==> flow/design.v <==
`timescale 1ns / 1ps
module fifo
(
 input we,  
 input re,
 input clk,
 input rst,
 input [7:0] data_in,
 output full,
 output reg [7:0] data_o,
 output  empty
);
integer i;
reg [4:0] pr,pw;
reg [7:0] mem [31:0];
assign empty = (pw == pr);
assign full  = ((pw + 5'd1) == pr);
 always@(posedge clk )
begin
 if(!rst)
  begin
   pr<=5'd1;
   pw<=5'd1;
   for(i=0;i<=31;i=i+1)
    begin
      mem[i]<=8'b0;
    end
  end
else
begin
  if(re&&!empty)
   begin
     data_o<=mem[pr];
     pr<=pr+5'd1;
   end
  if(we&&!full )
   begin
     mem[pw]<=data_in;
     pw<=pw+5'd1;
   end
end
end
endmodule
`timescale 1ns / 1ps
module UART_User_interface(
input [7:0]data_in,
input [2:0]addr,
input wr_en,
input rd_en,
input rst,
input clk,
input fifo_full,
output reg [7:0]AXI_data_out,
output reg [7:0]data_fifo,
output reg fifo_wr_en,
output     [7:0]reg_array0,
output     [7:0]reg_array1,
output     [7:0]reg_array3,
output     [7:0]reg_array4
    );
 reg [7:0] mem [0:7];
assign reg_array0=mem[0];    
assign reg_array1=mem[1];    
assign reg_array3=mem[3];    
assign reg_array4=mem[4];    
always @ (posedge clk) begin
 if (!rst) begin
   mem[0] <= 8'b0;
   mem[1] <= 8'b0;
   mem[2] <= 8'b0;
   mem[3] <= 8'b0;
   mem[4] <= 8'b0;
   mem[5] <= 8'b0;
   mem[6] <= 8'b0;
   mem[7] <= 8'b0;
   AXI_data_out <= 8'b0;
   data_fifo <= 8'b0;
   fifo_wr_en <= 1'b0;
    end
 else begin
   if (wr_en) 
      begin
       mem[addr] <= data_in;
       AXI_data_out <= 0;
         if (addr== 3'b000&& !fifo_full && reg_array3[7] == 0)
         begin                              
            fifo_wr_en <= 1'b1;             
            data_fifo <= data_in;
            mem[5] <= 8'b11111101;
         end 
         else 
         begin
            mem[5]<= 8'b11111111;
            fifo_wr_en <= 1'b0;
            data_fifo <= 8'b0;
         end  
   end	  
   else if (rd_en) begin
	       AXI_data_out <= mem[addr];
	       fifo_wr_en <= 1'b0;
   end
   else begin
	      AXI_data_out <= 0;
	      fifo_wr_en <= 1'b0;
	      mem[5]<= 8'b11111111;
   end	 
 end
end
endmodule
`timescale 1ns / 1ps
module c_div
(
input control,               
input clk_cpu,               
input rst,
input [7:0] tx,              
input [7:0] rate,            
output reg baud_clock,       
output reg baud_tick         
);
reg [15:0] value_rate;
reg  [22:0] int_counter;
reg generate_clk;
always @( posedge clk_cpu)
begin
	if (!rst)
		begin
         value_rate <=16'b0;
		 int_counter <= 0;
	     baud_clock <=1;
         generate_clk <= 0;
         baud_tick <= 0;
		end
    else if (control) begin
         value_rate <= {rate,tx};
         generate_clk <= 1;
         baud_tick <= 0;
    end
    else if (generate_clk) begin
	      if (int_counter == ((value_rate/2)))   
		     begin
		      int_counter <= 0;
		      baud_clock <= ~baud_clock;
		      baud_tick <= ~baud_clock;
		      end
	      else begin
		      int_counter <= int_counter + 1;
		      baud_tick <= 0;
	      end
          end
    else begin
             value_rate <= 16'b0;
		     int_counter <= 0;
	         baud_clock <=1;
	         baud_tick <= 0;
         end
end
endmodule
`timescale 1ns / 1ps
module Process(
    input LCR0,                            
    input LCR1,
    input LCR2,                            
    input LCR3,                            
    input LCR4,                           
    input LCR5,
    input [7:0] data_in,  
    input fifo_empty,                      
    input clk,
    input reset,
    input tx_ready,                       
    output reg  fifo_read,                
    output reg [8:0] data_out,  
    output reg  [3:0] data_length,
    output reg [1:0] num_stop_bit,     
    output reg data_out_active         
    );
 reg  [3:0] data_in_length ;
 reg [7:0] data;
 reg [2:0] state;
 reg [2:0] next_state;
 reg parity;
 parameter  IDLE = 1'b0;
 parameter  data_processing = 1'b1;
always @(posedge clk)
begin
  if (reset==0)  state<= IDLE;
  else           state<= next_state;
end
always @*
 begin
   data_out_active =  0;
   data_out =0;
   num_stop_bit =0;
   data_length =0;
   fifo_read = 0;
   data = 0;
   data_in_length = 0;
   parity = 0;
   next_state = IDLE;
   case (state)
   IDLE:
     begin
    if ( fifo_empty == 0 && tx_ready)   
       begin                            
      fifo_read = 1;                     
     next_state = data_processing ;
       end
 end
data_processing:
    begin
    data_out_active=1;
 case({LCR0,LCR1})               
      2'b00:   begin data_in_length =5; data = {3'b000, data_in[4:0]}; end
      2'b01:   begin data_in_length =6; data = {2'b00,  data_in[5:0]}; end
      2'b10:   begin data_in_length =7; data = {1'b0,   data_in[6:0]}; end
      default: begin data_in_length =8; data = data_in;               end
 endcase
 parity = (^data) ^ LCR5;
     if (LCR3==1)
 begin
      data_length = data_in_length + 4'd1 ;
      data_out = {1'b0,data} | ({8'b0,parity} << data_in_length) ;
     end
 else
      begin
      data_length =  data_in_length;
      data_out = {1'b0,data};
      end
 case (LCR2)                             
 1'b0:    num_stop_bit=2'b01;    
 default: begin
        case({LCR0,LCR1})
        2'b00:   num_stop_bit=2'b10 ;     
        default: num_stop_bit= 2'b11 ;    
        endcase
     end
endcase
    if(!tx_ready)
       next_state=  IDLE;
    else
       next_state=  data_processing ;
    end
 default: begin
    next_state = IDLE;
 end
endcase
 end
endmodule
`timescale 1ns / 1ps
module transmitter(
    input [8:0] data_in,           
    input [1:0] num_stop_bit,
    input reset,
    input [3:0] data_length,            
    input MCR1,                   
    input clk,                   
    input baud_tick,             
    input data_valid ,            
    input n_CTS ,
    output reg  serial_data_out,
    output reg  n_RTS,                       
    output reg  tx_done,          
    output tx_ready              
    );
  reg  [9:0] data;
  reg [13:0] clk_counter;
  reg [3:0] length;
  reg [3:0] bit_counter;  
  reg start_transmit;
  reg tx;
  assign tx_ready = !tx_done;
always @(posedge clk)
 begin
   if (!reset) begin
        data <= 0;
        length <= 0;
        clk_counter <=0;
        bit_counter <= 0;
        n_RTS <= 1;
        tx_done <=0;
        serial_data_out <= 1;
        tx <=1;
       end
   else if (!baud_tick) begin
   end
   else if (data_valid && MCR1 && tx && !n_CTS) begin
         data <= {data_in[8:0],1'b0};      
         length <= data_length;
         bit_counter <= 0;
         tx_done <= 0;
         n_RTS <= 1;    
         tx <=0;
   end 
  else if ( MCR1 && !tx)begin
    n_RTS <= 0;   
    if (bit_counter <= length) begin
       if (clk_counter == 15) begin              
          clk_counter <=  0;                     
          bit_counter <= bit_counter + 1;
          serial_data_out <= data[0];
          data <= {1'b0,data[9:1]};
          end
       else  begin
          serial_data_out <= data[0];
          clk_counter <= clk_counter +1;
        end      
     end
    else begin
     n_RTS <= 0;
        case (num_stop_bit)
      2'b01: begin
           if (clk_counter == 15)begin             
             clk_counter <=  0;
             tx_done <= 1;
             tx<=1;       
             serial_data_out <= 1;
              end
           else  begin
             serial_data_out <=1;
             clk_counter <= clk_counter +1;            
           end
       end
      2'b10:begin                         
           if (clk_counter == 23)begin            
             clk_counter <=  0;
             tx_done <= 1;
             tx<=1;     
             serial_data_out <=1;
              end
           else  begin
             clk_counter <= clk_counter +1;
              serial_data_out <=1;              
              end         
       end
    2'b11:begin
           if (clk_counter == 31)begin             
             clk_counter <=  0;
             tx_done <= 1;
             tx<=1;      
             serial_data_out <=1;
              end
           else  begin
             clk_counter <= clk_counter +1;
             serial_data_out <=1;             
              end         
      end
    default begin
           if (clk_counter == 15)begin             
             clk_counter <=  0;
             tx_done <= 1;
             tx<=1;         
             serial_data_out <=1;
              end
           else  begin
             clk_counter <= clk_counter +1; 
             serial_data_out <=1;            
              end       
     end
     endcase
    end    
 end
 else begin
       data <= 0;
       length <= 0;
       clk_counter <=0;
       bit_counter <= 0;
       n_RTS <= 1;
       tx_done <=0;
       serial_data_out <= 1;
       tx <= 1;
 end 
end
endmodule
`timescale 1ns / 1ps
module UART_Top_Module(
input clk,                      
input rst,                      
input [7:0] data_in,            
input wr_en,rd_en,              
input [2:0] address,            
output  [7:0]data_o,            
output  serial_data_out,        
output  n_RTS,                  
output  tx_done,                
input   n_CTS                 
);
wire b1;
wire [7:0]b2;
wire b3;
wire [7:0]ar0;
wire [7:0]ar1;
wire [7:0]ar3;
wire [7:0]ar4;
wire e1, e2;
wire [8:0]e3;
wire [1:0]e4;
wire [3:0]e5;
wire e6;
wire c1, c3;
wire [7:0]c2;
wire  d1, d2;
assign tx_done = e6;
 UART_User_interface UI1 ( .clk(clk), .rst(rst),
  .wr_en(wr_en), .rd_en(rd_en), .data_in(data_in)
  , .addr(address), .fifo_full(b1),
  .data_fifo(b2), .fifo_wr_en(b3), .AXI_data_out(data_o),
  .reg_array0(ar0), .reg_array1(ar1), .reg_array3(ar3)
  , .reg_array4(ar4)
  );
  fifo F1( .clk(clk), .rst(rst),
  .we(b3), .data_in(b2), .re(c1),
  .full(b1), .data_o(c2), .empty(c3));
  c_div CD1( .rst(rst),
  .clk_cpu(clk), .tx(ar0), .rate(ar1), .control(ar3[7]),
  .baud_clock(d1), .baud_tick(d2));
  Process pr(
  .clk(clk), 
  .reset(rst),
  .data_in(c2), 
  .fifo_empty(c3), 
  .tx_ready(e1),
  .LCR0(ar3[0]), 
  .LCR1(ar3[1]),
  .LCR2(ar3[2]),
  .LCR3(ar3[3]),
  .LCR4(ar3[4]),
  .LCR5(ar3[5]),
  .fifo_read(c1), 
  .data_out_active(e2),
  .data_out(e3), 
  .num_stop_bit(e4),
  .data_length(e5));
  transmitter TX(  .reset(rst),
  .data_valid(e2), .data_in(e3), .num_stop_bit(e4), .data_length(e5), .MCR1(ar4[1]), .clk(clk), .baud_tick(d2),
  .serial_data_out(serial_data_out), .n_RTS(n_RTS), .tx_done(e6),.tx_ready(e1),.n_CTS(n_CTS));
 endmodule
==> flow/run.sh <==
#!/bin/bash
# the make line also repeats each setting of config.mk as NAME=value (left out here)
make -C /OpenROAD-flow-scripts/flow DESIGN_CONFIG=/design/flow/config.mk WORK_HOME=/design/flow/orfs CLKGATE_MAP_FILE= finish
==> flow/config.mk <==
export PLATFORM = sky130hd
export DESIGN_NAME = UART_Top_Module
export DESIGN_NICKNAME = UART_Top_Module
export VERILOG_FILES = /design/flow/design.v
export SDC_FILE = /design/flow/constraint.sdc
export NUM_CORES = 4
export LEC_CHECK = 0
export CAP_MARGIN = 20
export CORE_MARGIN = 2
export CORE_UTILIZATION = 40
export SLEW_MARGIN = 20
==> flow/constraint.sdc <==
create_clock -name core_clock -period 4.8 [get_ports {clk}]
set_input_delay 0.9600 -clock core_clock [delete_from_list [all_inputs] [get_ports {clk}]]
set_output_delay 0.9600 -clock core_clock [all_outputs]
set_load 0.01 [all_outputs]
==> results of run 1 <==
## stage by stage
step / hold WS (ps) / util, %
floorplan: 432 / -
global placement: 444 / 42.4
detailed placement: 447 / 42.4
CTS: 453 / 45.4
global route: 475 / 45.4
finish: 449 / 45.4
## layout make-up
cell class,instances,area share (%)
clock inverters,21,0.984
flip-flops and latches,434,53.0
clock buffers,63,5.55
repair buffers,76,2.79
well taps,672,3.72
multi-input cells,939,33.7
inverters,18,0.299
## routing by layer
| metal | vias to the layer above | share of wire (%) |
|---|---|---|
| met5 | - | 0.018 |
| met4 | 2 | 3.1 |
| met3 | 84 | 5.6 |
| met2 | 380 | 48 |
| met1 | 5994 | 43 |
| li1 | 5523 | - |
==> flow_summary.json, run 1 <==
{
  "ctsRootBufferMaster": "clkbuf_16",
  "hp-start": "TX.length[3]",
  "drt-initial-drc-count": 1127,
  "final_area_sq_um": 22600,
  "grt.overflow.total": 0,
  "vias_per_cell": 5.39,
  "flop_cell": "edfxtp_1",
  "path_depth": 7,
  "n_fill_cell": 4483,
  "p_leak_nw": 7.85,
  "r2r_cells": 7,
  "swShare_pct": 24.9,
  "ctsResizeCount": 0,
  "irDropWorstVdd_mv": 0.276,
  "core_area_sq_um": 49900,
  "mux_area_share_pct": 11.9,
  "relSlewSlack_pct": 28.8,
  "hold-path-endpoint": "TX.length[3]",
  "synth-compound-area-share_pct": 5.27,
  "yosysWarnings": 5,
  "numPlacedInstances": 2139,
  "largest_area_cell": "edfxtp_1",
  "worst_clock_skew_ps": 27.4,
  "total_power_mw": 9.26,
  "hold_path_depth": 2,
  "chip_area_sq_um": 52000,
  "postSynthSeqShare_pct": 59.6,
  "criticalPathCategory": "flip-flop to flip-flop",
  "fin_setup_tns_ps": 0,
  "clockPowerShare_pct": 38.3,
  "instances_no_fill": 2223,
  "chipWidth_um": 228,
  "synthesis.area_sq_um": 20100,
  "grtUsageMet2_pct": 30.6,
  "vias": 12000,
  "min_period_ps": 3340,
  "arrival_ps": 3680,
  "grt_use_met1_pct": 26.8,
  "top_cell_area_share_pct": 49.0,
  "hpwlAfterDp_mm": 32.2,
  "netSwitchingPower_mw": 2.31,
  "wl_per_cell_um": 22.2,
  "drt-total-wl_mm": 49.4,
  "endpoint": "F1.mem[11][6]",
  "fmax_ghz": 0.299,
  "path_delay_family": "AND-OR/OR-AND gates",
  "hold_class": "flip-flop to flip-flop",
  "p_comb_mw": 1.41,
  "top_power_group": "registers",
  "synthCells": 1483,
  "antenna_cells_inserted": 0,
  "finalHoldViolations": 0,
  "pin_count": 27,
  "top_cells_by_count": "edfxtp_1, and2_1, dfxtp_1",
  "worstPathMaxFanout": 17,
  "worst_pin_slew_ps": 1070,
  "worstSetupStartpointType": "flip-flop",
  "portBuffers": 26,
  "syn2layout_area_growth_pct": 12.6,
  "comb_area_sq_um": 7630,
  "ys.flops": 434,
  "path_buffers": 2,
  "register_area_sq_um": 12000,
  "post-route-period-util_pct": 69.6,
  "drc_errors": 0,
  "dpl_cell_area_sq_um": 21100,
  "setup_violations": 0,
  "dr.pass1.iters": 5,
  "yosysChipArea_sq_um": 20100,
  "cts_setup_buffers": 0,
  "tool_warnings": 32,
  "busiest_layer": "met2",
  "hold_buffers": 0,
  "ys_cells": 1483,
  "syn-num-nets": 1515,
  "place_congestion": 0.812,
  "powerSeq_mw": 4.31,
  "combPwrFrac_pct": 15.2,
  "initCoreUtil_pct": 40.3,
  "rsz0062_at_grt": "no",
  "ys_sh_adder_pct": 0.996,
  "synth-xor-area-share_pct": 3.44,
  "path_cells": "inv_1, ha_1, xnor2_1, nand3_1, o311ai_4, o21ai_0, buf_4",
  "reg2reg_from": "F1.pw[0]",
  "cts_buffers": 47,
  "setup_slack_ps": 1460,
  "antenna_found_initial": 1,
  "first_global_vias": 12000,
  "ys_sh_simple_pct": 16.4,
  "clock_path_buffers": 3,
  "grt_usage_pct": 19.2,
  "p_clk_mw": 3.55,
  "startpoint": "F1.pw[0]",
  "cellPowerDensity_nw_per_um2": 409,
  "edf_count": 328,
  "pre_cts_ws_ps": 1470,
  "h-tree-depth": 2,
  "finalMaxSlewViolations": 0,
  "outcome": "no timing/DRC/antenna violations",
  "die.size.y_um": 228,
  "p_int_mw": 6.96,
  "seq_power_share_pct": 46.5,
  "clock-sinks": 434,
  "critPathRequiredTime_ps": 5140,
  "grt_pass1_wl_mm": 75.8,
  "syn_area_per_cell_sq_um": 13.5,
  "nets": 1548,
  "insertion_delay_ps": 590,
  "rows": 82,
  "critical_path.slowest_cell": "o311ai_4",
  "logic_family": "simple AND/OR/NAND/NOR gates",
  "crit_path_end_kind": "flip-flop",
  "r2r_end": "F1.mem[11][6]",
  "cap_viol_max_count": 0,
  "synth.area.top_cells": "edfxtp_1, mux4_2, dfxtp_1",
  "clk_pin_slew_worst_paths_ps": 60,
  "cts_tree": "built",
  "grt_max_degree": 69,
  "ys_async_sr_fraction_pct": 0,
  "synthDistinctLibCells": 63,
  "critPathMaxStageDelay_ps": 1000,
  "rrSetupSlack_ps": 1460,
  "final_antenna_net_count": 0,
  "most_common_cell": "edfxtp_1",
  "use_met3_pct": 2.83
}
==> inputs of run 2 (changes only) <==
ABC_AREA = 0   (was default)
CELL_PAD_IN_SITES_DETAIL_PLACEMENT = 1   (was default)
CELL_PAD_IN_SITES_GLOBAL_PLACEMENT = 0   (was default)
CORE_MARGIN = 9   (was 2)
CORE_UTILIZATION = 30   (was 40)
CTS_CLUSTER_DIAMETER = 295   (was default)
GPL_TIMING_DRIVEN = 0   (was default)
PLACE_DENSITY_LB_ADDON = 0.29   (was default)
clock period = 2.92 ns   (was 4.8 ns; I/O delays follow)
==> flow_summary.json, run 2 <==
{
  "post-route-period-util_pct": 97.9,
  "crit_path_end_kind": "flip-flop",
  "path_depth": 8,
  "reg2reg_from": "F1.pw[1]",
  "busiest_layer": "met2",
  "chipWidth_um": 277,
  "ctsRootBufferMaster": "clkbuf_16",
  "cap_viol_max_count": 0,
  "worstSetupStartpointType": "flip-flop",
  "clock_path_buffers": 3,
  "cts_buffers": 49,
  "initCoreUtil_pct": 30.4,
  "vias": 12600,
  "cellPowerDensity_nw_per_um2": 677,
  "seq_power_share_pct": 44.4,
  "setup_violations": 0,
  "grt_pass1_wl_mm": 86.1,
  "r2r_cells": 8,
  "cts_tree": "built",
  "nets": 1602,
  "path_delay_family": "buffers and inverters",
  "mux_area_share_pct": 11.9,
  "hpwlAfterDp_mm": 38.8,
  "wl_per_cell_um": 22.5,
  "most_common_cell": "edfxtp_1",
  "die.size.y_um": 277,
  "top_cell_area_share_pct": 49.0,
  "fmax_ghz": 0.350,
  "worstPathMaxFanout": 10,
  "outcome": "no timing/DRC/antenna violations",
  "synth-compound-area-share_pct": 5.27,
  "flop_cell": "edfxtp_1",
  "rsz0062_at_grt": "yes",
  "criticalPathCategory": "flip-flop to flip-flop",
  "finalHoldViolations": 0,
  "antenna_cells_inserted": 0,
  "core_area_sq_um": 66100,
  "critical_path.slowest_cell": "o21ai_2",
  "top_cells_by_count": "edfxtp_1, and2_1, dfxtp_1",
  "largest_area_cell": "edfxtp_1",
  "critPathRequiredTime_ps": 3140,
  "path_cells": "ha_1, nand3_1, xnor2_4, buf_12, o311ai_4, buf_4, buf_4, o21ai_2",
  "ys_sh_adder_pct": 0.996,
  "ys_async_sr_fraction_pct": 0,
  "critPathMaxStageDelay_ps": 490,
  "final_antenna_net_count": 0,
  "worst_pin_slew_ps": 1230,
  "hp-start": "TX.length[3]",
  "synthesis.area_sq_um": 20100,
  "pin_count": 27,
  "startpoint": "F1.pw[1]",
  "yosysChipArea_sq_um": 20100,
  "postSynthSeqShare_pct": 59.6,
  "synth.area.top_cells": "edfxtp_1, mux4_2, dfxtp_1",
  "hold_slack_ps": 466,
  "antenna_found_initial": 1,
  "combPwrFrac_pct": 17.0,
  "insertion_delay_ps": 600,
  "syn-num-nets": 1515,
  "first_global_vias": 13600,
  "grt_usage_pct": 14.5,
  "top_power_group": "registers",
  "clock-sinks": 434,
  "finalMaxSlewViolations": 0,
  "hold_buffers": 0,
  "use_met3_pct": 2.40,
  "instances_no_fill": 2473,
  "ys_cells": 1483,
  "p_clk_mw": 6.11,
  "fin_util_pct": 35.3,
  "edf_count": 328,
  "setup_slack_ps": 61.0,
  "yosysWarnings": 5,
  "place_congestion": 0.834,
  "grtUsageMet2_pct": 24.6,
  "tool_warnings": 33,
  "grt.overflow.total": 0,
  "synthDistinctLibCells": 63,
  "synth-xor-area-share_pct": 3.44,
  "pre_cts_ws_ps": -773,
  "grt_max_degree": 17,
  "vias_per_cell": 5.09,
  "chip_area_sq_um": 76600,
  "drt-initial-drc-count": 863,
  "logic_family": "simple AND/OR/NAND/NOR gates",
  "grt_use_met1_pct": 18.6,
  "p_comb_mw": 2.68,
  "n_fill_cell": 6995,
  "arrival_ps": 3080,
  "clockPowerShare_pct": 38.6,
  "hold-path-endpoint": "TX.length[3]",
  "path_buffers": 3,
  "hold_path_depth": 2,
  "ys_sh_simple_pct": 16.4,
  "worst_clock_skew_ps": 23.1,
  "swShare_pct": 26.4,
  "synthCells": 1483,
  "min_period_ps": 2860,
  "irDropWorstVdd_mv": 0.349,
  "r2r_end": "F1.mem[21][0]",
  "clk_pin_slew_worst_paths_ps": 60,
  "rrSetupSlack_ps": 60,
  "numPlacedInstances": 2371,
  "drt-total-wl_mm": 55.8,
  "p_leak_nw": 7.98,
  "portBuffers": 23,
  "powerSeq_mw": 7.03,
  "h-tree-depth": 2,
  "netSwitchingPower_mw": 4.18,
  "dr.pass1.iters": 5,
  "rows": 94,
  "endpoint": "F1.mem[21][0]",
  "p_int_mw": 11.6,
  "syn2layout_area_growth_pct": 16.2,
  "drc_errors": 0,
  "syn_area_per_cell_sq_um": 13.5,
  "hold_class": "flip-flop to flip-flop",
  "relSlewSlack_pct": 18.0,
  "ys.flops": 434,
  "crit_path_frequent_cell": "buf_4"
}
-- run 2: timing repair --
action,CTS,global route
hold endpoints to repair,0,0
gates resized,50,13
pin swaps,5,0
buffers inserted,12,0
setup endpoints to repair,528,135
-- run 2: routing by layer --
metal  wire (um)  part of all wire, %  vias up
li1            -                    -     5655
met1       23900                   43     6504
met2       27500                   49      333
met3        2780                  5.0       98
met4        1560                  2.8        0
met5           0                    0        -
-- run 2: final cells by class --
cell class | instances | area [sq um] | area share (%)
buffer | 92 | 452 | 1.93
clock buffer | 65 | 1350 | 5.79
clock inverter | 25 | 224 | 0.959
inverter | 18 | 67.6 | 0.289
multi-input combinational | 939 | 7830 | 33.5
sequential | 434 | 12000 | 51.3
tap | 864 | 1080 | 4.63
timing repair buffer | 36 | 375 | 1.61
-- run 2: metrics by stage --
stage	TNS, ps	instance area [sq um]	total power, mW
6_report	0	23400	15.8
5_1_grt	-1080	23400	16.3
4_1_cts	0	23300	15.9
3_5_place_dp	-208240	21400	9.81
3_3_place_gp	-223740	21400	9.75
2_1_floorplan	0	20100	8.91
==> inputs of run 3 (changes only) <==
ABC_AREA = default   (was 0)
CELL_PAD_IN_SITES_DETAIL_PLACEMENT = default   (was 1)
CELL_PAD_IN_SITES_GLOBAL_PLACEMENT = default   (was 0)
CORE_MARGIN = 2   (was 9)
CORE_UTILIZATION = 40   (was 30)
CTS_CLUSTER_DIAMETER = default   (was 295)
CTS_CLUSTER_SIZE = 55   (was default)
GPL_ROUTABILITY_DRIVEN = 0   (was default)
PLACE_DENSITY_LB_ADDON = default   (was 0.29)
clock period = 5.0 ns   (was 2.92 ns; I/O delays follow)
==> flow_summary.json, run 3 <==
{
  "outcome": "no timing/DRC/antenna violations",
  "grt_max_degree": 17,
  "h-tree-depth": 2,
  "cap_viol_max_count": 0,
  "mux_area_share_pct": 11.9,
  "hold_buffers": 0,
  "ys_cells": 1483,
  "synthCells": 1483,
  "drt-total-wl_mm": 49.9,
  "logic_family": "simple AND/OR/NAND/NOR gates",
  "path_cells": "inv_1, ha_1, xnor2_1, nand3_1, o311ai_4, buf_4, o21ai_0, buf_2",
  "ys.flops": 434,
  "synth-compound-area-share_pct": 5.27,
  "drt-initial-drc-count": 1133,
  "instances_no_fill": 2267,
  "p_int_mw": 6.72,
  "top_cells_by_count": "edfxtp_1, and2_1, dfxtp_1",
  "final_antenna_net_count": 0,
  "seq_power_share_pct": 45.3,
  "critPathMaxStageDelay_ps": 780,
  "crit_path_end_kind": "flip-flop",
  "worst_pin_slew_ps": 946,
  "setup_slack_ps": 1630,
  "fin_setup_tns_ps": 0,
  "post-route-period-util_pct": 67.4,
  "yosysChipArea_sq_um": 20100,
  "total_power_mw": 9.05,
  "tool_warnings": 32,
  "first_global_vias": 12500,
  "clock_path_buffers": 3,
  "chip_area_sq_um": 52000,
  "portBuffers": 23,
  "criticalPathCategory": "flip-flop to flip-flop",
  "worst_clock_skew_ps": 11.4,
  "dr.pass1.iters": 5,
  "chipWidth_um": 228,
  "grt_pass1_wl_mm": 76.2,
  "min_period_ps": 3370,
  "clk_pin_slew_worst_paths_ps": 60,
  "grt_usage_pct": 19.3,
  "flop_cell": "edfxtp_1",
  "route.layer.met1.wl_mm": 20.2,
  "p_clk_mw": 3.44,
  "top_power_group": "registers",
  "pin_count": 27,
  "largest_area_cell": "edfxtp_1",
  "syn-num-nets": 1515,
  "swShare_pct": 25.7,
  "startpoint": "F1.pw[1]",
  "routed-wl-met3_mm": 3.43,
  "pre_cts_ws_ps": 1130,
  "hold-path-endpoint": "TX.length[3]",
  "core_area_sq_um": 49900,
  "worstPathMaxFanout": 10,
  "ctsResizeCount": 0,
  "syn2layout_area_growth_pct": 12.9,
  "register_area_sq_um": 12000,
  "setup_violations": 0,
  "arrival_ps": 3710,
  "routed.top_layer": "met4",
  "hp-start": "TX.length[3]",
  "die.size.y_um": 228,
  "yosysWarnings": 5,
  "path_depth": 8,
  "synth-xor-area-share_pct": 3.44,
  "cellPowerDensity_nw_per_um2": 399,
  "fmax_ghz": 0.297,
  "cts_buffers": 47,
  "hpwlAfterDp_mm": 34.8,
  "drc_errors": 0,
  "relSlewSlack_pct": 36.4,
  "ys_sh_simple_pct": 16.4,
  "most_common_cell": "edfxtp_1",
  "comb_area_sq_um": 7620,
  "grt.overflow.total": 0,
  "netSwitchingPower_mw": 2.33,
  "numPlacedInstances": 2180,
  "cts_setup_buffers": 0,
  "critical_path.slowest_cell": "o311ai_4",
  "irDropWorstVdd_mv": 0.256,
  "critPathRequiredTime_ps": 5340,
  "syn_area_per_cell_sq_um": 13.5,
  "n_fill_cell": 4537,
  "path_buffers": 3,
  "clock-sinks": 434,
  "finalHoldViolations": 0,
  "insertion_delay_ps": 580,
  "postSynthSeqShare_pct": 59.6,
  "r2r_cells": 8,
  "ys_async_sr_fraction_pct": 0,
  "edf_count": 328,
  "rsz0062_at_grt": "no",
  "vias": 12300,
  "reg2reg_from": "F1.pw[1]",
  "synth.area.top_cells": "edfxtp_1, mux4_2, dfxtp_1",
  "vias_per_cell": 5.42,
  "worstSetupStartpointType": "flip-flop",
  "synthDistinctLibCells": 63,
  "ys_sh_adder_pct": 0.996,
  "antenna_found_initial": 0,
  "top_cell_area_share_pct": 49.0,
  "initCoreUtil_pct": 40.3,
  "cts_tree": "built",
  "powerSeq_mw": 4.10,
  "ctsRootBufferMaster": "clkbuf_16",
  "nets": 1589,
  "combPwrFrac_pct": 16.7,
  "rows": 82,
  "wl_per_cell_um": 22.0,
  "p_leak_nw": 7.80,
  "antenna_cells_inserted": 0,
  "synthesis.area_sq_um": 20100,
  "clockPowerShare_pct": 38.0,
  "dr_wl_met2_mm": 24.6,
  "r2r_end": "F1.mem[5][1]",
  "hold_class": "flip-flop to flip-flop",
  "p_comb_mw": 1.51,
  "finalMaxSlewViolations": 0,
  "rrSetupSlack_ps": 1630,
  "hold_path_depth": 2,
  "endpoint": "F1.mem[5][1]",
  "path_delay_family": "AND-OR/OR-AND gates"
}
## run 3: through the flow
step,hold slack (ps),util (%),area (sq um)
2_1_floorplan,432,-,20100
3_3_place_gp,445,42.4,21200
3_5_place_dp,448,42.5,21200
4_1_cts,456,45.5,22700
5_1_grt,479,45.5,22700
6_report,454,45.5,22700
## run 3: area by class of cell
type                            instances  area share (%)
Clock inverter                         21           0.833
Tap cell                              672            3.71
Multi-Input combinational cell        939            33.6
Timing Repair Buffer                   25            1.06
Clock buffer                           66            5.82
Inverter                               18           0.298
Sequential cell                       434            52.8
Buffer                                 92            1.90
## run 3: routing by layer
metal | up-vias | GRT usage (%)
li1 | 5618 | -
met1 | 6157 | 25.0
met2 | 408 | 32.8
met3 | 106 | 3.14
met4 | 0 | 7.19
met5 | - | 0
==> inputs of run 4 (changes only) <==
CELL_PAD_IN_SITES_GLOBAL_PLACEMENT = 1   (was default)
CORE_ASPECT_RATIO = 1.22   (was default)
CORE_MARGIN = 7   (was 2)
CORE_UTILIZATION = 39   (was 40)
CTS_CLUSTER_SIZE = default   (was 55)
GPL_ROUTABILITY_DRIVEN = default   (was 0)
MAX_ROUTING_LAYER = met5   (was default)
PLACE_DENSITY_LB_ADDON = 0.09   (was default)
clock period = 3.03 ns   (was 5.0 ns; I/O delays follow)
==> flow_summary.json, run 4 <==
{
  "swShare_pct": 25.9,
  "synthesis.area_sq_um": 20100,
  "ys_sh_adder_pct": 0.996,
  "drt-initial-drc-count": 783,
  "grt_pass1_wl_mm": 80.4,
  "most_common_cell": "edfxtp_1",
  "yosysWarnings": 5,
  "seq_power_share_pct": 45.1,
  "rsz0062_at_grt": "yes",
  "hold_buffers": 0,
  "p_int_mw": 11.1,
  "arrival_ps": 3290,
  "first_global_vias": 12800,
  "reg2reg_from": "F1.pr[1]",
  "ys_cells": 1483,
  "ys_sh_simple_pct": 16.4,
  "p_leak_nw": 7.91,
  "nets": 1599,
  "final_area_sq_um": 22900,
  "hold_path_depth": 2,
  "crit_path_frequent_cell": "mux4_2",
  "worstSetupStartpointType": "flip-flop",
  "clock-sinks": 434,
  "ctsRootBufferMaster": "clkbuf_16",
  "largest_area_cell": "edfxtp_1",
  "netSwitchingPower_mw": 3.89,
  "grt_usage_pct": 18.5,
  "powerSeq_mw": 6.77,
  "mux_area_share_pct": 11.9,
  "place_congestion": 0.811,
  "hp-start": "TX.length[3]",
  "clk_pin_slew_worst_paths_ps": 60,
  "worst_pin_slew_ps": 1060,
  "min_period_ps": 2960,
  "register_area_sq_um": 12000,
  "insertion_delay_ps": 590,
  "dr.pass1.iters": 5,
  "top_power_group": "registers",
  "path_depth": 6,
  "flop_cell": "edfxtp_1",
  "outcome": "no timing/DRC/antenna violations",
  "total_power_mw": 15.0,
  "clockPowerShare_pct": 38.3,
  "chipWidth_um": 219,
  "cap_viol_max_count": 0,
  "path_cells": "clkbuf_1, buf_2, clkbuf_2, mux4_2, mux4_2, mux2_2",
  "pre_cts_ws_ps": -495,
  "vias_per_cell": 5.30,
  "h-tree-depth": 2,
  "combPwrFrac_pct": 16.7,
  "syn2layout_area_growth_pct": 13.9,
  "worstPathMaxFanout": 10,
  "drt-total-wl_mm": 53.4,
  "hold-path-endpoint": "TX.length[3]",
  "top_cells_by_count": "edfxtp_1, and2_1, dfxtp_1",
  "grt_max_degree": 17,
  "final_antenna_net_count": 0,
  "critPathRequiredTime_ps": 3360,
  "p_comb_mw": 2.50,
  "p_clk_mw": 5.75,
  "drc_errors": 0,
  "tool_warnings": 33,
  "fin_setup_tns_ps": 0,
  "initCoreUtil_pct": 39.7,
  "ys.flops": 434,
  "hold_class": "flip-flop to flip-flop",
  "pin_count": 27,
  "clock_path_buffers": 3,
  "cellPowerDensity_nw_per_um2": 657,
  "endpoint": "F1.data_o[1]",
  "finalHoldViolations": 0,
  "dpl_cell_area_sq_um": 21200,
  "fmax_ghz": 0.337,
  "rrSetupSlack_ps": 70,
  "numPlacedInstances": 2160,
  "r2r_cells": 6,
  "antenna_found_initial": 1,
  "setup_violations": 0,
  "logic_family": "simple AND/OR/NAND/NOR gates",
  "path_delay_family": "multiplexers",
  "criticalPathCategory": "flip-flop to flip-flop",
  "crit_path_end_kind": "flip-flop",
  "setup_slack_ps": 65.1,
  "postSynthSeqShare_pct": 59.6,
  "ys_async_sr_fraction_pct": 0,
  "path_buffers": 3,
  "startpoint": "F1.pr[1]",
  "worst_clock_skew_ps": 14.1,
  "r2r_end": "F1.data_o[1]",
  "chip_area_sq_um": 58100,
  "yosysChipArea_sq_um": 20100,
  "hpwlAfterDp_mm": 39.0,
  "synthCells": 1483,
  "finalMaxSlewViolations": 0,
  "core_area_sq_um": 50700,
  "fin_util_pct": 45.2,
  "cts_tree": "built",
  "irDropWorstVdd_mv": 0.415,
  "hold_slack_ps": 461,
  "post-route-period-util_pct": 97.9,
  "rows": 91,
  "vias": 12000,
  "synthDistinctLibCells": 63,
  "relSlewSlack_pct": 29.7,
  "cts_buffers": 48,
  "synth-compound-area-share_pct": 5.27,
  "edf_count": 328,
  "critical_path.slowest_cell": "mux4_2",
  "synth-xor-area-share_pct": 3.44,
  "wl_per_cell_um": 23.7,
  "top_cell_area_share_pct": 49.0,
  "comb_area_sq_um": 7750,
  "instances_no_fill": 2257,
  "portBuffers": 23,
  "synth.area.top_cells": "edfxtp_1, mux4_2, dfxtp_1",
  "syn_area_per_cell_sq_um": 13.5,
  "die.size.y_um": 265,
  "n_fill_cell": 4654,
  "critPathMaxStageDelay_ps": 580,
  "grt.overflow.total": 0,
  "syn-num-nets": 1515
}
==> run 4: timing repair <==
action,4_1_cts,5_1_grt
setup endpoints to repair,303,133
resized,18,15
setup buffers,7,0
pin swaps,2,0
==> run 4: final cells by class <==
class	instances	share of cell area, %
antenna	1	0.0109
sequential	434	52.3
clock buffer	62	5.80
timing repair buffer	34	1.36
buffer	92	1.90
clock inverter	26	0.891
multi-input combinational	939	33.9
inverter	18	0.295
tap	651	3.56
==> run 4: routing by layer <==
layer	global-route usage, %	vias to the layer above	routed length [um]
met2	34.0	215	28400
met3	2.34	94	1620
met5	0	-	0
li1	-	5663	-
met4	8.53	0	2370
met1	21.3	5992	21000
==> inputs of run 5 (changes only) <==
ABC_AREA = 1   (was default)
CELL_PAD_IN_SITES_GLOBAL_PLACEMENT = default   (was 1)
CORE_ASPECT_RATIO = default   (was 1.22)
CORE_MARGIN = 2   (was 7)
CORE_UTILIZATION = 72   (was 39)
CTS_CLUSTER_SIZE = 17   (was default)
GPL_TIMING_DRIVEN = default   (was 0)
MAX_ROUTING_LAYER = default   (was met5)
PLACE_DENSITY_LB_ADDON = default   (was 0.09)
clock period = 2.0 ns   (was 3.03 ns; I/O delays follow)
==> flow_summary.json, run 5 <==
{
  "combPwrFrac_pct": 25.0,
  "path_depth": 8,
  "h-tree-depth": 2,
  "antenna_found_initial": 1,
  "rrSetupSlack_ps": -660,
  "startpoint": "F1.pr[0]",
  "hold-path-endpoint": "F1.pw[1]",
  "top_cell_area_share_pct": 49.0,
  "clock_path_buffers": 3,
  "core_area_sq_um": 27600,
  "final_antenna_net_count": 0,
  "initCoreUtil_pct": 72.8,
  "seq_power_share_pct": 41.7,
  "antenna_cells_inserted": 0,
  "grt.overflow.total": 0,
  "vias_per_cell": 6.68,
  "hp-start": "rst",
  "crit_path_frequent_cell": "o21ai_0",
  "ys_sh_adder_pct": 0.996,
  "first_global_vias": 16400,
  "swShare_pct": 34.0,
  "post-route-period-util_pct": 133,
  "drc_errors": 0,
  "p_int_mw": 16.4,
  "r2r_end": "F1.data_o[3]",
  "synth-compound-area-share_pct": 10.6,
  "powerSeq_mw": 10.4,
  "drt-initial-drc-count": 3141,
  "vias": 17800,
  "fmax_ghz": 0.377,
  "yosysWarnings": 5,
  "n_fill_cell": 1168,
  "r2r_cells": 8,
  "grt_max_degree": 65,
  "instances_no_fill": 2657,
  "ys_sh_simple_pct": 22.5,
  "critical_path.slowest_cell": "o21ai_0",
  "cts_buffers": 44,
  "hold_class": "input pin to flip-flop",
  "reg2reg_from": "F1.pr[0]",
  "hold_path_depth": 3,
  "outcome": "complete, but fails checks",
  "hold_slack_ps": 283,
  "finalHoldViolations": 0,
  "syn2layout_area_growth_pct": 23.3,
  "chipWidth_um": 171,
  "insertion_delay_ps": 580,
  "clock-sinks": 434,
  "dr.pass1.iters": 8,
  "rows": 61,
  "critPathMaxStageDelay_ps": 440,
  "total_power_mw": 24.8,
  "cap_viol_max_count": 0,
  "cellPowerDensity_nw_per_um2": 1000,
  "ys_async_sr_fraction_pct": 0,
  "drt-total-wl_mm": 66.6,
  "edf_count": 328,
  "top_power_group": "registers",
  "failed_layout_checks": "setup timing",
  "worstPathMaxFanout": 54,
  "wl_per_cell_um": 25.1,
  "path_cells": "buf_12, buf_4, o21ai_0, o221ai_1, nand3_1, nand4_1, o21ai_0, inv_1",
  "fin_setup_tns_ps": -155100,
  "synth-xor-area-share_pct": 1.70,
  "path_buffers": 3,
  "finalMaxSlewViolations": 0,
  "clockPowerShare_pct": 33.2,
  "numPlacedInstances": 2554,
  "min_period_ps": 2660,
  "crit_path_end_kind": "flip-flop",
  "grt_usage_pct": 39.8,
  "pre_cts_ws_ps": -213,
  "nets": 2275,
  "arrival_ps": 2940,
  "relSlewSlack_pct": 36.0,
  "irDropWorstVdd_mv": 1.21,
  "grt_pass1_wl_mm": 88.4,
  "yosysChipArea_sq_um": 20100,
  "synth.area.top_cells": "edfxtp_1, nor2_1, dfxtp_1",
  "chip_area_sq_um": 29300,
  "endpoint": "F1.data_o[3]",
  "hpwlAfterDp_mm": 34.3,
  "worst_pin_slew_ps": 960,
  "top_cells_by_count": "nor2_1, edfxtp_1, nand2_1",
  "ys.flops": 434,
  "synthCells": 2110,
  "most_common_cell": "nor2_1",
  "p_leak_nw": 8.63,
  "portBuffers": 26,
  "path_delay_family": "AND-OR/OR-AND gates",
  "setup_slack_ps": -656,
  "criticalPathCategory": "flip-flop to flip-flop",
  "clk_pin_slew_worst_paths_ps": 70,
  "logic_family": "simple AND/OR/NAND/NOR gates",
  "netSwitchingPower_mw": 8.42,
  "p_clk_mw": 8.24,
  "syn_area_per_cell_sq_um": 9.53,
  "die.size.y_um": 171,
  "cts_tree": "built",
  "syn-num-nets": 2142,
  "mux_area_share_pct": 0,
  "worst_clock_skew_ps": 43.8,
  "tool_warnings": 37,
  "setup_violations": 542,
  "p_comb_mw": 6.21,
  "ctsRootBufferMaster": "clkbuf_16",
  "synthesis.area_sq_um": 20100,
  "flop_cell": "edfxtp_1",
  "ys_cells": 2110,
  "synthDistinctLibCells": 41,
  "largest_area_cell": "edfxtp_1",
  "pin_count": 27,
  "critPathRequiredTime_ps": 2280,
  "postSynthSeqShare_pct": 59.5,
  "worstSetupStartpointType": "flip-flop",
  "place_congestion": 0.910,
  "rsz0062_at_grt": "yes"
}
-- run 5: layout make-up --
type / instances / area (sq um) / area share [%]
sequential: 434 / 12000 / 48.3
multi-input combinational: 1443 / 8380 / 33.8
timing repair buffer: 202 / 2130 / 8.58
clock buffer: 60 / 1220 / 4.93
tap: 378 / 473 / 1.91
inverter: 118 / 443 / 1.79
clock inverter: 22 / 169 / 0.681
-- run 5: metrics by stage --
step	util, %	area [sq um]
finish	89.8	24800
global route	89.8	24800
floorplan	-	20400
CTS	87.5	24200
detailed placement	80.0	22100
global placement	80.0	22100
-- run 5: layer usage --
metal | track usage [%] | vias up | share of wire (%) | wire length (um)
met5 | 0 | - | 0 | 0
met4 | 22.8 | 0 | 8.4 | 5590
met3 | 5.94 | 495 | 13 | 8750
met2 | 67.5 | 1577 | 47 | 31200
met1 | 48.9 | 8199 | 32 | 21000
li1 | - | 7490 | - | -
-- run 5: timing repair --
item,4_1_cts,5_1_grt
endpoints found under the hold margin,0,0
pin swaps,10,8
hold buffers,0,0
buffers inserted,16,4
gates cloned,2,0
resized,118,177
setup endpoints to repair,487,562
==> inputs of run 6 (changes only) <==
ABC_AREA = default   (was 1)
PLACE_DENSITY_LB_ADDON = 0.01   (was default)
SETUP_SLACK_MARGIN = 0.69   (was default)
clock period = 2.35 ns   (was 2.0 ns; I/O delays follow)
==> flow_summary.json, run 6 <==
{
  "top_cells_by_count": "edfxtp_1, and2_1, dfxtp_1",
  "setup_slack_ps": -285,
  "ctsRootBufferMaster": "clkbuf_16",
  "initCoreUtil_pct": 72.7,
  "vias": 15700,
  "clock-sinks": 434,
  "mux_area_share_pct": 11.9,
  "startpoint": "UI1.mem[4][1]",
  "grt_pass1_wl_mm": 86.1,
  "setup_violations": 114,
  "worstSetupStartpointType": "flip-flop",
  "portBuffers": 26,
  "synthCells": 1483,
  "combPwrFrac_pct": 21.6,
  "top_power_group": "registers",
  "syn-num-nets": 1515,
  "path_buffers": 0,
  "worstPathMaxFanout": 5,
  "criticalPathCategory": "flip-flop to flip-flop",
  "first_global_vias": 14000,
  "powerSeq_mw": 8.85,
  "core_area_sq_um": 27600,
  "total_power_mw": 20.6,
  "ys.flops": 434,
  "worst_clock_skew_ps": 32.2,
  "dpl_cell_area_sq_um": 21500,
  "chip_area_sq_um": 29300,
  "hold-path-endpoint": "F1.pr[0]",
  "antenna_found_initial": 3,
  "critical_path.slowest_cell": "nor4_1",
  "ys_sh_adder_pct": 0.996,
  "drt-total-wl_mm": 74.3,
  "critPathRequiredTime_ps": 2840,
  "post-route-period-util_pct": 112,
  "clockPowerShare_pct": 35.4,
  "clk_pin_slew_worst_paths_ps": 70,
  "rows": 61,
  "endpoint": "TX.clk_counter[13]",
  "path_delay_family": "simple AND/OR/NAND/NOR gates",
  "hold_path_depth": 3,
  "numPlacedInstances": 1860,
  "yosysWarnings": 5,
  "grt.overflow.total": 0,
  "synth-compound-area-share_pct": 5.27,
  "nets": 1675,
  "tool_warnings": 35,
  "critPathMaxStageDelay_ps": 1040,
  "edf_count": 328,
  "cellPowerDensity_nw_per_um2": 794,
  "fin_setup_tns_ps": -3150,
  "synthesis.area_sq_um": 20100,
  "p_leak_nw": 9.26,
  "ys_sh_simple_pct": 16.4,
  "place_congestion": 0.911,
  "pin_count": 27,
  "chipWidth_um": 171,
  "postSynthSeqShare_pct": 59.6,
  "vias_per_cell": 7.63,
  "seq_power_share_pct": 43.0,
  "min_period_ps": 2630,
  "p_comb_mw": 4.44,
  "relSlewSlack_pct": 19.9,
  "hp-start": "rst",
  "netSwitchingPower_mw": 5.76,
  "syn_area_per_cell_sq_um": 13.5,
  "hpwlAfterDp_mm": 30.8,
  "p_clk_mw": 7.27,
  "grt_usage_pct": 40.4,
  "h-tree-depth": 2,
  "reg2reg_from": "UI1.mem[4][1]",
  "ys_cells": 1483,
  "comb_area_sq_um": 9470,
  "insertion_delay_ps": 590,
  "yosysChipArea_sq_um": 20100,
  "drc_errors": 0,
  "most_common_cell": "edfxtp_1",
  "logic_family": "simple AND/OR/NAND/NOR gates",
  "instances_no_fill": 2054,
  "final_area_sq_um": 25900,
  "swShare_pct": 28.0,
  "worst_pin_slew_ps": 1190,
  "final_antenna_net_count": 0,
  "finalMaxSlewViolations": 0,
  "finalHoldViolations": 0,
  "failed_layout_checks": "setup timing",
  "flop_cell": "edfxtp_1",
  "ys_async_sr_fraction_pct": 0,
  "path_cells": "nand4b_1, nand4_1, nor4_1, xnor2_1, a21oi_1",
  "synth-xor-area-share_pct": 3.44,
  "hold_class": "input pin to flip-flop",
  "arrival_ps": 3120,
  "register_area_sq_um": 12000,
  "die.size.y_um": 171,
  "rrSetupSlack_ps": -280,
  "largest_area_cell": "edfxtp_1",
  "synth.area.top_cells": "edfxtp_1, mux4_2, dfxtp_1",
  "p_int_mw": 14.8,
  "irDropWorstVdd_mv": 0.640,
  "path_depth": 5,
  "top_cell_area_share_pct": 49.0,
  "drt-initial-drc-count": 3166,
  "wl_per_cell_um": 36.2,
  "outcome": "complete, but fails checks",
  "hold_buffers": 0,
  "cts_buffers": 43,
  "grt_max_degree": 48,
  "cts_tree": "built",
  "n_fill_cell": 681,
  "rsz0062_at_grt": "yes",
  "syn2layout_area_growth_pct": 28.8,
  "cap_viol_max_count": 0,
  "r2r_end": "TX.clk_counter[13]",
  "r2r_cells": 5,
  "dr.pass1.iters": 8,
  "clock_path_buffers": 3,
  "hold_slack_ps": 503,
  "synthDistinctLibCells": 63,
  "crit_path_end_kind": "flip-flop",
  "fmax_ghz": 0.380
}
run 6: layout make-up:
| cell class | count | share of cell area [%] |
|---|---|---|
| tap | 378 | 1.83 |
| antenna | 2 | 0.0193 |
| timing repair buffer | 205 | 9.45 |
| multi-input combinational | 941 | 36.6 |
| clock inverter | 18 | 0.827 |
| inverter | 18 | 0.280 |
| clock buffer | 58 | 4.49 |
| sequential | 434 | 46.5 |
run 6: layer usage:
metal / routed length [um] / track usage, % / share of wire (%)
met1: 23100 / 52.4 / 31
met2: 34000 / 65.2 / 46
met3: 10500 / 8.00 / 14
met4: 6700 / 21.4 / 9.0
met5: 68 / 0 / 0.092
run 6: stage by stage:
stage / utilization, % / setup WS [ps]
6_report: 93.7 / -285
3_5_place_dp: 77.9 / -25.8
4_1_cts: 89.1 / 25.3
5_1_grt: 93.7 / -154
2_1_floorplan: - / 189
3_3_place_gp: 77.9 / 27.1
run 6: repair_timing:
item	in CTS	in global routing
pin swaps	84	68
setup endpoints to repair	636	693
resized	200	257
cloned	8	4
setup buffers	72	32
==> inputs of run 7 (changes only) <==
CTS_CLUSTER_DIAMETER = 397   (was default)
CTS_CLUSTER_SIZE = 10   (was 17)
PLACE_DENSITY = 0.38   (was default)
PLACE_DENSITY_LB_ADDON = default   (was 0.01)
SETUP_SLACK_MARGIN = 0.67   (was 0.69)
TNS_END_PERCENT = 10   (was default)
==> flow_summary.json, run 7 <==
{
  "outcome": "complete, but fails checks",
  "failed_layout_checks": "setup timing",
  "worstPathMaxFanout": 8,
  "chip_area_sq_um": 29300,
  "tool_warnings": 37,
  "reg2reg_from": "F1.pw[0]",
  "drc_errors": 0,
  "cts_buffers": 49,
  "rsz0062_at_grt": "yes",
  "top_cells_by_count": "edfxtp_1, and2_1, dfxtp_1",
  "cellPowerDensity_nw_per_um2": 800,
  "p_clk_mw": 7.00,
  "postSynthSeqShare_pct": 59.6,
  "place_congestion": 0.845,
  "min_period_ps": 2400,
  "netSwitchingPower_mw": 5.27,
  "fin_util_pct": 89.1,
  "worst_clock_skew_ps": 33.8,
  "criticalPathCategory": "flip-flop to flip-flop",
  "post-route-period-util_pct": 102,
  "crit_path_end_kind": "flip-flop",
  "syn-num-nets": 1515,
  "seq_power_share_pct": 44.8,
  "synthDistinctLibCells": 63,
  "flop_cell": "edfxtp_1",
  "ctsRootBufferMaster": "clkbuf_16",
  "edf_count": 328,
  "worst_pin_slew_ps": 869,
  "ys_cells": 1483,
  "clock_path_buffers": 3,
  "critical_path.slowest_cell": "o311ai_4",
  "final_antenna_net_count": 0,
  "critPathMaxStageDelay_ps": 420,
  "logic_family": "simple AND/OR/NAND/NOR gates",
  "core_area_sq_um": 27600,
  "top_power_group": "registers",
  "yosysWarnings": 5,
  "chipWidth_um": 171,
  "rows": 61,
  "antenna_found_initial": 0,
  "path_cells": "buf_4, buf_4, xor2_4, nand3_4, o311ai_4, bufbuf_16, nor2_1, and2_1",
  "grt_pass1_wl_mm": 76.0,
  "arrival_ps": 2720,
  "synthCells": 1483,
  "ys.flops": 434,
  "r2r_end": "F1.mem[23][5]",
  "synth-xor-area-share_pct": 3.44,
  "worstSetupStartpointType": "flip-flop",
  "cap_viol_max_count": 0,
  "dr.pass1.iters": 6,
  "top_cell_area_share_pct": 49.0,
  "portBuffers": 26,
  "nets": 1621,
  "drt-total-wl_mm": 56.6,
  "clock-sinks": 434,
  "hpwlAfterDp_mm": 29.1,
  "startpoint": "F1.pw[0]",
  "endpoint": "F1.mem[23][5]",
  "p_comb_mw": 3.89,
  "wl_per_cell_um": 28.3,
  "grt_max_degree": 39,
  "path_depth": 8,
  "synthesis.area_sq_um": 20100,
  "crit_path_frequent_cell": "buf_4",
  "vias_per_cell": 6.81,
  "vias": 13600,
  "path_delay_family": "buffers and inverters",
  "initCoreUtil_pct": 72.7,
  "hold_class": "input pin to flip-flop",
  "path_buffers": 3,
  "p_int_mw": 14.4,
  "powerSeq_mw": 8.83,
  "setup_violations": 61,
  "cts_tree": "built",
  "mux_area_share_pct": 11.9,
  "synth-compound-area-share_pct": 5.27,
  "grt.overflow.total": 0,
  "r2r_cells": 8,
  "fmax_ghz": 0.416,
  "insertion_delay_ps": 580,
  "drt-initial-drc-count": 1670,
  "ys_sh_simple_pct": 16.4,
  "grt_usage_pct": 35.1,
  "h-tree-depth": 2,
  "hold_path_depth": 2,
  "clk_pin_slew_worst_paths_ps": 60,
  "hp-start": "rst",
  "irDropWorstVdd_mv": 0.704,
  "relSlewSlack_pct": 41.8,
  "finalHoldViolations": 0,
  "largest_area_cell": "edfxtp_1",
  "combPwrFrac_pct": 19.7,
  "most_common_cell": "edfxtp_1",
  "synth.area.top_cells": "edfxtp_1, mux4_2, dfxtp_1",
  "critPathRequiredTime_ps": 2670,
  "die.size.y_um": 171,
  "syn_area_per_cell_sq_um": 13.5,
  "finalMaxSlewViolations": 0,
  "syn2layout_area_growth_pct": 22.6,
  "clockPowerShare_pct": 35.5,
  "antenna_cells_inserted": 0,
  "yosysChipArea_sq_um": 20100,
  "p_leak_nw": 8.61,
  "hold-path-endpoint": "F1.mem[0][2]",
  "rrSetupSlack_ps": -50,
  "setup_slack_ps": -53.6,
  "pin_count": 27,
  "hold_slack_ps": 414,
  "ys_async_sr_fraction_pct": 0,
  "ys_sh_adder_pct": 0.996,
  "swShare_pct": 26.7,
  "first_global_vias": 13000
}
==> run 7: what timing repair did <==
action / in CTS / in global routing
resized: 56 / 261
endpoints found under the setup margin: 642 / 670
cloned: 9 / 1
hold buffers: 0 / 0
setup buffers: 37 / 3
pin swaps: 41 / 119
==> run 7: per-stage QoR <==
stage               setup TNS [ps]  power [mW]  area [sq um]  setup slack, ps  std cells
floorplan                        0        11.3         20600              189       1483
global placement             -9.06        12.0         21500            -9.06       1866
detailed placement            -160        12.0         21500            -19.8       1866
CTS                              0        19.2         23700             23.7       1992
global route                 -5950        20.1         24600            -87.6       1996
finish                       -1080        19.7         24600            -53.6       1996
==> run 7: area by class of cell <==
class,count,area [sq um]
clock buffers,76,1330
well taps,378,473
clock inverters,4,46.3
inverters,18,72.6
fillers,1090,3000
flip-flops and latches,434,12000
multi-input cells,939,9070
repair buffers,147,1620
==> run 7: layer usage <==
metal,GRT usage (%),share of wire (%),vias up
li1,-,-,5668
met1,47.1,35,6758
met2,56.5,50,930
met3,5.83,10,234
met4,17.5,5.3,0
met5,0,0,-
==> inputs of run 8 (changes only) <==
ABC_AREA = 1   (was default)
CELL_PAD_IN_SITES_DETAIL_PLACEMENT = 2   (was default)
CELL_PAD_IN_SITES_GLOBAL_PLACEMENT = 0   (was default)
CORE_MARGIN = 9   (was 2)
CORE_UTILIZATION = 60   (was 72)
CTS_CLUSTER_DIAMETER = 295   (was 397)
CTS_CLUSTER_SIZE = 25   (was 10)
GPL_ROUTABILITY_DRIVEN = 0   (was default)
GPL_TIMING_DRIVEN = 0   (was default)
HOLD_SLACK_MARGIN = -0.05   (was default)
PLACE_DENSITY = default   (was 0.38)
PLACE_DENSITY_LB_ADDON = 0.26   (was default)
SETUP_SLACK_MARGIN = default   (was 0.67)
SLEW_MARGIN = 0   (was 20)
TNS_END_PERCENT = 65   (was 10)
clock period = 2.92 ns   (was 2.35 ns; I/O delays follow)
==> flow_summary.json, run 8 <==
{
  "outcome": "did not finish",
  "stop_stage": "detailed placement (3_5_place_dp)",
  "error_line": "[ERROR DPL-0033] detailed placement checks failed during check placement.",
  "portBuffers": 23,
  "top_cells_by_count": "nor2_1, edfxtp_1, nand2_1",
  "die.size.y_um": 201,
  "top_cell_area_share_pct": 49.0,
  "core_area_sq_um": 32800,
  "synth-compound-area-share_pct": 10.6,
  "mux_area_share_pct": 0,
  "pin_count": 27,
  "synth.area.top_cells": "edfxtp_1, nor2_1, dfxtp_1",
  "rows": 66,
  "logic_family": "simple AND/OR/NAND/NOR gates",
  "chipWidth_um": 201,
  "most_common_cell": "nor2_1",
  "chip_area_sq_um": 40400,
  "ys_async_sr_fraction_pct": 0,
  "ys_sh_simple_pct": 22.5,
  "ys_cells": 2110,
  "ys.flops": 434,
  "flop_cell": "edfxtp_1",
  "synthDistinctLibCells": 41,
  "yosysChipArea_sq_um": 20100,
  "yosysWarnings": 5,
  "postSynthSeqShare_pct": 59.5,
  "initCoreUtil_pct": 61.3,
  "edf_count": 328,
  "syn-num-nets": 2142,
  "synth-xor-area-share_pct": 1.70,
  "syn_area_per_cell_sq_um": 9.53,
  "ys_sh_adder_pct": 0.996,
  "largest_area_cell": "edfxtp_1",
  "synthesis.area_sq_um": 20100,
  "synthCells": 2110
}
[run 8: stage by stage]
step | setup slack [ps] | hold WS, ps | cell area [sq um] | instances
floorplan | 441 | 414 | 20100 | 2110
global placement | -220 | 429 | 20900 | 2575
==> inputs of run 9 (changes only) <==
ABC_AREA = 0   (was 1)
CELL_PAD_IN_SITES_DETAIL_PLACEMENT = 0   (was 2)
CORE_MARGIN = 2   (was 9)
CORE_UTILIZATION = 72   (was 60)
CTS_CLUSTER_DIAMETER = 374   (was 295)
CTS_CLUSTER_SIZE = 15   (was 25)
GPL_ROUTABILITY_DRIVEN = default   (was 0)
GPL_TIMING_DRIVEN = 1   (was 0)
HOLD_SLACK_MARGIN = default   (was -0.05)
PLACE_DENSITY_LB_ADDON = 0.01   (was 0.26)
SETUP_SLACK_MARGIN = 0.61   (was default)
SLEW_MARGIN = 20   (was 0)
TNS_END_PERCENT = default   (was 65)
clock period = 2.12 ns   (was 2.92 ns; I/O delays follow)
==> flow_summary.json, run 9 <==
{
  "clk_pin_slew_worst_paths_ps": 80,
  "worst_clock_skew_ps": 16.1,
  "drt-initial-drc-count": 2308,
  "most_common_cell": "edfxtp_1",
  "rrSetupSlack_ps": -220,
  "syn2layout_area_growth_pct": 23.1,
  "wl_per_cell_um": 29.4,
  "die.size.y_um": 171,
  "final_antenna_net_count": 0,
  "antenna_found_initial": 0,
  "chipWidth_um": 171,
  "crit_path_frequent_cell": "buf_4",
  "rsz0062_at_grt": "yes",
  "synthDistinctLibCells": 63,
  "synth-compound-area-share_pct": 5.27,
  "grtUsageMet2_pct": 59.0,
  "syn_area_per_cell_sq_um": 13.5,
  "ctsRootBufferMaster": "clkbuf_16",
  "dr.pass1.iters": 6,
  "cap_viol_max_count": 0,
  "ys.flops": 434,
  "post-route-period-util_pct": 110,
  "drc_errors": 0,
  "ys_async_sr_fraction_pct": 0,
  "comb_area_sq_um": 9020,
  "worstPathMaxFanout": 4,
  "clock_path_buffers": 3,
  "finalMaxSlewViolations": 0,
  "clock-sinks": 434,
  "p_clk_mw": 6.27,
  "seq_power_share_pct": 47.9,
  "dpl_cell_area_sq_um": 21900,
  "clockPowerShare_pct": 30.7,
  "path_cells": "ha_4, nand3_4, xnor2_4, buf_4, buf_4, buf_4, buf_6, o31ai_4, buf_6, buf_4, o211ai_1, o21ai_0",
  "arrival_ps": 2770,
  "top_power_group": "registers",
  "chip_area_sq_um": 29300,
  "synth.area.top_cells": "edfxtp_1, mux4_2, dfxtp_1",
  "insertion_delay_ps": 530,
  "syn-num-nets": 1515,
  "hold_path_depth": 3,
  "n_fill_cell": 1065,
  "drt-total-wl_mm": 59.8,
  "top_cell_area_share_pct": 49.0,
  "largest_area_cell": "edfxtp_1",
  "pin_count": 27,
  "edf_count": 328,
  "grt_pass1_wl_mm": 77.0,
  "cts_tree": "built",
  "crit_path_end_kind": "flip-flop",
  "irDropWorstVdd_mv": 0.798,
  "rows": 61,
  "hp-start": "rst",
  "fmax_ghz": 0.428,
  "r2r_end": "F1.pw[4]",
  "postSynthSeqShare_pct": 59.6,
  "swShare_pct": 26.4,
  "path_buffers": 6,
  "finalHoldViolations": 0,
  "r2r_cells": 12,
  "grt_use_met1_pct": 47.2,
  "core_area_sq_um": 27600,
  "powerSeq_mw": 9.78,
  "relSlewSlack_pct": 30.0,
  "p_leak_nw": 8.73,
  "grt_max_degree": 34,
  "p_int_mw": 15.0,
  "grt_usage_pct": 35.8,
  "reg2reg_from": "F1.pw[1]",
  "path_depth": 12,
  "grt.overflow.total": 0,
  "nets": 1669,
  "place_congestion": 0.884,
  "portBuffers": 26,
  "vias": 14200,
  "setup_violations": 533,
  "hold_class": "input pin to flip-flop",
  "ys_sh_adder_pct": 0.996,
  "top_cells_by_count": "edfxtp_1, and2_1, dfxtp_1",
  "h-tree-depth": 2,
  "yosysWarnings": 5,
  "critPathRequiredTime_ps": 2550,
  "final_area_sq_um": 24700,
  "combPwrFrac_pct": 21.5,
  "setup_slack_ps": -215,
  "synthCells": 1483,
  "hold-path-endpoint": "F1.pw[0]",
  "fin_util_pct": 89.5,
  "register_area_sq_um": 12000,
  "logic_family": "simple AND/OR/NAND/NOR gates",
  "outcome": "complete, but fails checks",
  "netSwitchingPower_mw": 5.39,
  "path_delay_family": "buffers and inverters",
  "p_comb_mw": 4.38,
  "endpoint": "F1.pw[4]",
  "yosysChipArea_sq_um": 20100,
  "initCoreUtil_pct": 72.7,
  "first_global_vias": 13100,
  "worst_pin_slew_ps": 1040,
  "cellPowerDensity_nw_per_um2": 826,
  "startpoint": "F1.pw[1]",
  "synthesis.area_sq_um": 20100,
  "synth-xor-area-share_pct": 3.44,
  "critPathMaxStageDelay_ps": 400,
  "mux_area_share_pct": 11.9,
  "ys_sh_simple_pct": 16.4,
  "use_met3_pct": 5.53,
  "cts_buffers": 34,
  "busiest_layer": "met2",
  "critical_path.slowest_cell": "dfxtp_4",
  "flop_cell": "edfxtp_1",
  "vias_per_cell": 6.96,
  "ys_cells": 1483,
  "worstSetupStartpointType": "flip-flop",
  "criticalPathCategory": "flip-flop to flip-flop",
  "tool_warnings": 35,
  "failed_layout_checks": "setup timing",
  "hpwlAfterDp_mm": 31.9,
  "min_period_ps": 2340
}
run 9: metrics by stage:
step / TNS (ps) / hold WS (ps) / setup slack [ps] / power, mW / cells
after floorplan: -1250 / 432 / -41.3 / 12.5 / 1483
after global routing: -73220 / 374 / -279 / 20.8 / 2036
after global placement: -8040 / 438 / -137 / 13.3 / 1906
after CTS: -8030 / 344 / -129 / 19.5 / 1998
final: -48410 / 371 / -215 / 20.4 / 2037
after detailed placement: -18500 / 443 / -171 / 13.4 / 1906
run 9: layout make-up:
cell class / count / share of cell area, %
timing repair buffer: 208 / 8.72
tap: 378 / 1.91
inverter: 18 / 0.293
multi-input combinational: 941 / 36.5
clock buffer: 57 / 4.05
antenna: 1 / 0.0101
sequential: 434 / 48.6
run 9: what timing repair did:
| action | in CTS | in global routing |
|---|---|---|
| resized | 92 | 197 |
| buffers inserted | 31 | 32 |
| pin swaps | 37 | 73 |
| setup endpoints to repair | 677 | 733 |
| cloned | 4 | 6 |
| hold buffers | 0 | 0 |
run 9: routing by layer:
layer / vias up / part of all wire, %
met5: - / 0
met4: 0 / 6.6
met3: 277 / 10
met2: 1179 / 49
met1: 6942 / 34
li1: 5776 / -
==> inputs of run 10 (changes only) <==
CORE_MARGIN = 9   (was 2)
CORE_UTILIZATION = 61   (was 72)
CTS_CLUSTER_DIAMETER = 295   (was 374)
CTS_CLUSTER_SIZE = default   (was 15)
PLACE_DENSITY_LB_ADDON = default   (was 0.01)
SETUP_SLACK_MARGIN = default   (was 0.61)
clock period = 1.46 ns   (was 2.12 ns; I/O delays follow)
==> flow_summary.json, run 10 <==
{
  "outcome": "complete, but fails checks",
  "failed_layout_checks": "setup timing",
  "crit_path_frequent_cell": "buf_12",
  "startpoint": "F1.pr[0]",
  "largest_area_cell": "edfxtp_1",
  "clock_path_buffers": 3,
  "yosysWarnings": 5,
  "path_delay_family": "multiplexers",
  "h-tree-depth": 2,
  "synthCells": 1483,
  "ys.flops": 434,
  "combPwrFrac_pct": 19.6,
  "rrSetupSlack_ps": -910,
  "rows": 66,
  "endpoint": "F1.data_o[2]",
  "clock-sinks": 434,
  "chipWidth_um": 199,
  "grt.overflow.total": 0,
  "cts_tree": "built",
  "hold_path_depth": 4,
  "ys_async_sr_fraction_pct": 0,
  "initCoreUtil_pct": 61.8,
  "hold_class": "input pin to flip-flop",
  "total_power_mw": 31.9,
  "clk_pin_slew_worst_paths_ps": 60,
  "synth-compound-area-share_pct": 5.27,
  "syn2layout_area_growth_pct": 26.7,
  "most_common_cell": "edfxtp_1",
  "hp-start": "rst",
  "p_clk_mw": 11.5,
  "post-route-period-util_pct": 162,
  "relSlewSlack_pct": 67.6,
  "hpwlAfterDp_mm": 32.7,
  "synthesis.area_sq_um": 20100,
  "hold_buffers": 0,
  "min_period_ps": 2370,
  "mux_area_share_pct": 11.9,
  "cap_viol_max_count": 0,
  "p_comb_mw": 6.24,
  "yosysChipArea_sq_um": 20100,
  "wl_per_cell_um": 22.1,
  "tool_warnings": 37,
  "die.size.y_um": 199,
  "top_cell_area_share_pct": 49.0,
  "drt-total-wl_mm": 48.9,
  "worstSetupStartpointType": "flip-flop",
  "antenna_cells_inserted": 0,
  "chip_area_sq_um": 39800,
  "ys_cells": 1483,
  "postSynthSeqShare_pct": 59.6,
  "hold_slack_ps": 316,
  "arrival_ps": 2690,
  "top_cells_by_count": "edfxtp_1, and2_1, dfxtp_1",
  "seq_power_share_pct": 44.2,
  "antenna_found_initial": 0,
  "vias": 13000,
  "finalMaxSlewViolations": 0,
  "grt_usage_pct": 24.8,
  "irDropWorstVdd_mv": 1.06,
  "ys_sh_adder_pct": 0.996,
  "nets": 1772,
  "n_fill_cell": 1946,
  "rsz0062_at_grt": "yes",
  "setup_slack_ps": -912,
  "netSwitchingPower_mw": 7.86,
  "critical_path.slowest_cell": "mux4_2",
  "worst_pin_slew_ps": 480,
  "path_depth": 6,
  "p_int_mw": 24.0,
  "logic_family": "simple AND/OR/NAND/NOR gates",
  "ctsRootBufferMaster": "clkbuf_16",
  "synth.area.top_cells": "edfxtp_1, mux4_2, dfxtp_1",
  "swShare_pct": 24.7,
  "edf_count": 328,
  "final_antenna_net_count": 0,
  "place_congestion": 0.876,
  "clockPowerShare_pct": 36.2,
  "synthDistinctLibCells": 63,
  "pin_count": 27,
  "grt_max_degree": 34,
  "core_area_sq_um": 32500,
  "portBuffers": 26,
  "top_power_group": "registers",
  "cts_buffers": 45,
  "drt-initial-drc-count": 1178,
  "p_leak_nw": 9.36,
  "insertion_delay_ps": 560,
  "dr.pass1.iters": 5,
  "first_global_vias": 12800,
  "path_cells": "buf_12, buf_12, buf_12, mux4_2, mux4_2, mux2_4",
  "comb_area_sq_um": 8370,
  "register_area_sq_um": 12000,
  "vias_per_cell": 5.88,
  "hold-path-endpoint": "F1.pr[0]",
  "path_buffers": 3,
  "r2r_end": "F1.data_o[2]",
  "grt_pass1_wl_mm": 74.6,
  "crit_path_end_kind": "flip-flop",
  "synth-xor-area-share_pct": 3.44,
  "critPathMaxStageDelay_ps": 560,
  "reg2reg_from": "F1.pr[0]",
  "cellPowerDensity_nw_per_um2": 1250,
  "finalHoldViolations": 0,
  "flop_cell": "edfxtp_1",
  "worst_clock_skew_ps": 19.3,
  "worstPathMaxFanout": 6,
  "fin_setup_tns_ps": -388030,
  "syn-num-nets": 1515,
  "fmax_ghz": 0.422,
  "drc_errors": 0,
  "powerSeq_mw": 14.1,
  "setup_violations": 645,
  "r2r_cells": 6,
  "criticalPathCategory": "flip-flop to flip-flop",
  "ys_sh_simple_pct": 16.4,
  "critPathRequiredTime_ps": 1770,
  "syn_area_per_cell_sq_um": 13.5
}
[run 10: what timing repair did]
| action | 4_1_cts | 5_1_grt |
|---|---|---|
| cloned | 1 | 3 |
| pin swaps | 1 | 21 |
| setup endpoints to repair | 642 | 681 |
| setup buffers | 10 | 15 |
| resized | 14 | 66 |
[run 10: layout make-up]
type / count / area share (%)
Inverter: 18 / 0.275
Sequential cell: 434 / 47.1
Clock inverter: 28 / 1.20
Multi-Input combinational cell: 940 / 32.9
Tap cell: 442 / 2.17
Timing Repair Buffer: 301 / 11.7
Clock buffer: 55 / 4.61
[run 10: metal layers]
| layer | vias to the layer above | routed length [um] | part of all wire [%] | global-route usage [%] |
|---|---|---|---|---|
| met5 | - | 0 | 0 | 0 |
| met4 | 0 | 1660 | 3.4 | 9.20 |
| met3 | 95 | 3530 | 7.2 | 4.24 |
| met2 | 494 | 23200 | 47 | 39.5 |
| met1 | 6475 | 20600 | 42 | 33.9 |
| li1 | 5985 | - | - | - |
[run 10: metrics by stage]
| stage | area, sq um | setup WS, ps | std cells | utilization [%] |
|---|---|---|---|---|
| detailed placement | 23300 | -943 | 2106 | 71.7 |
| global placement | 23300 | -916 | 2106 | 71.7 |
| finish | 25400 | -912 | 2218 | 78.2 |
| global route | 25400 | -913 | 2218 | 78.2 |
| CTS | 25000 | -886 | 2200 | 76.9 |
| floorplan | 20700 | -701 | 1483 | - |
Power figures rest on the tool's default switching activity, not on a simulated workload.
